## oak
Design JAM, start of the top module:
module JAM (
input CLK,
input RST,
output reg [2:0] W,
output reg [2:0] J,
input [6:0] Cost,
output [3:0] MatchCount,
output [9:0] MinCost,
output Valid );
parameter INIT  = 4'b0000;
parameter COMP  = 4'b0001;
parameter CHAN  = 4'b0010;
parameter FIND  = 4'b0011;
parameter EXCH  = 4'b0100;
parameter REV   = 4'b0101;
parameter GIVE  = 4'b0110;
parameter COUNT = 4'b0111;
parameter VALID = 4'b1000;
reg [3:0] curr_state;
reg [3:0] next_state;
parameter [0:3*128-1] mapTbl = {3'd7, 3'd6, 3'd5, 3'd6, 3'd4, 3'd6, 3'd5, 3'd6, 3'd3, 3'd6, 3'd5, 3'd6, 3'd4, 3'd6, 3'd5, 3'd6,
                            	3'd2, 3'd6, 3'd5, 3'd6, 3'd4, 3'd6, 3'd5, 3'd6, 3'd3, 3'd6, 3'd5, 3'd6, 3'd4, 3'd6, 3'd5, 3'd6,
                            	3'd1, 3'd6, 3'd5, 3'd6, 3'd4, 3'd6, 3'd5, 3'd6, 3'd3, 3'd6, 3'd5, 3'd6, 3'd4, 3'd6, 3'd5, 3'd6,
                	            3'd2, 3'd6, 3'd5, 3'd6, 3'd4, 3'd6, 3'd5, 3'd6, 3'd3, 3'd6, 3'd5, 3'd6, 3'd4, 3'd6, 3'd5, 3'd6,
                		  	    3'd0, 3'd6, 3'd5, 3'd6, 3'd4, 3'd6, 3'd5, 3'd6, 3'd3, 3'd6, 3'd5, 3'd6, 3'd4, 3'd6, 3'd5, 3'd6,
                			    3'd2, 3'd6, 3'd5, 3'd6, 3'd4, 3'd6, 3'd5, 3'd6, 3'd3, 3'd6, 3'd5, 3'd6, 3'd4, 3'd6, 3'd5, 3'd6,
  ...
Settings: LEC_CHECK=0, CAP_MARGIN=0, CELL_PAD_IN_SITES_GLOBAL_PLACEMENT=0, CORE_ASPECT_RATIO=0.72, CORE_MARGIN=2, CORE_UTILIZATION=72, CTS_CLUSTER_SIZE=14, GPL_ROUTABILITY_DRIVEN=1, MAX_ROUTING_LAYER=met5, PLACE_DENSITY=0.65, SLEW_MARGIN=30, TNS_END_PERCENT=100; clock period 2.09 ns.
run.sh (not shown) runs the stock make flow with config.mk's settings and CLKGATE_MAP_FILE=.
Tool error DPL-0038 stopped oak during 4_1_cts; no final results.
Inputs modified between oak and pine:
Settings: CTS_CLUSTER_SIZE removed (was 14); TNS_END_PERCENT removed (was 100); GPL_ROUTABILITY_DRIVEN removed (was 1); CORE_ASPECT_RATIO removed (was 0.72); SLEW_MARGIN changed from 30 to 20; CAP_MARGIN changed from 0 to 20; PLACE_DENSITY removed (was 0.65); MAX_ROUTING_LAYER removed (was met5); CORE_UTILIZATION changed from 72 to 57; CELL_PAD_IN_SITES_GLOBAL_PLACEMENT removed (was 0); the clock period (ns, I/O delays scaled along) changed from 2.09 to 3.67.
--- outcome ---
- pine ended up with a higher overall die height than oak did.
- As far as share of synthesized area occupied by flip-flops and latches goes, oak and pine are indistinguishable; the numbers are identical.
- Diff oak..pine | post-synthesis share of cell area spent on full adders, half adders and majority gates | negligible
- The total standard cell area after synthesis of oak and that of pine are within noise of each other.
- On starting density of the core: between oak and pine, it ends up lower for pine.
- Measured against each other, oak and pine differ in number of instances in the placed design, the lower figure coming from pine.
- Post-synthesis share of cell area spent on and-or and or-and gates: oak vs pine identical
- pine: overall chip area about 25% above oak
- Although it ran to completion, pine produced a layout that fails the final checks because of negative setup slack.
- Higher standard cell core area goes to pine over oak.
- Higher number of core rows goes to pine over oak.
Edits applied to the flow inputs when going from pine to birch:
Settings: CTS_CLUSTER_DIAMETER now 292, previously not set; CORE_UTILIZATION now 40, was 57; ABC_AREA now 1, previously not set; the clock period (ns, I/O delays scaled along) now 6.2, was 3.67.
Results
Looking at share of synthesized area spent on multiplexers, birch sits 10 points below pine.
No stage failed in birch, and the final checks on the layout all came back clean.
The flow for pine finished, though final verification flagged negative setup slack.
Compare birch and pine | number of placement rows higher: birch
Floorplan check, birch vs pine: die outline larger in birch
Maximum number of pins on one net before global-route repair in birch vs pine: up 12
Comparing birch and pine, the lower total met3 wirelength after detailed routing was measured on birch.
Input-level comparison between maple and birch:
Settings: removing ABC_AREA (formerly 1); changing CORE_UTILIZATION from 40 to 49; removing CTS_CLUSTER_DIAMETER (formerly 292); changing the clock period (ns, I/O delays scaled along) from 6.2 to 3.82.
[summary]
Compared with birch, in maple post-CTS setup-driven buffer insertion count now sits higher; combinational power now sits higher; weighted congestion reported at the end of routability-driven placement now sits lower. birch and maple: one clean run, birch; the rest did not finish clean. Although maple finished all stages, its layout failed final checks on negative setup slack. Taking birch as the reference, in maple first-pass iteration count of the detailed router went up; wire length now sits higher; area fraction in xor and xnor cells up 0.76 points. Against birch as the reference, maple delivers a higher final instance area. When the final numbers for birch and maple were put side by side, the core utilization turned out to be smaller in birch.
Input changes introduced in cedar (baseline for comparison: maple):
Settings: CORE_UTILIZATION now 72, was 49; PLACE_DENSITY now 0.64, previously not set; the clock period (ns, I/O delays scaled along) now 4.97, was 3.82.
Results
- Between cedar and maple, it is cedar whose post-CTS setup buffer count is higher, by about 40%.
- Vertical die dimension in cedar vs maple: down 17%
- Synthesized cell count: maple vs cedar identical
- Number of different library cells in the post-synthesis netlist came out exactly the same in maple and cedar.
- Higher overall chip area was reported by maple, not cedar.
- Going from maple to cedar, post-detailed-placement cell area shrank by a few percent.
- cedar against maple; post-cts sizing count is up by more than 10%.
- cedar never completed, since it errored out during 5_1_grt.
- Placed instance count: cedar vs maple down 183
- Against maple, half-perimeter wire length of the detailed placement result in cedar came out better.
- There was hardly any difference in post-synth tally of flip-flops with integrated enable between maple and cedar.
- | overall die width | higher: maple |
Power figures rest on the tool's default switching activity, not on a simulated workload.
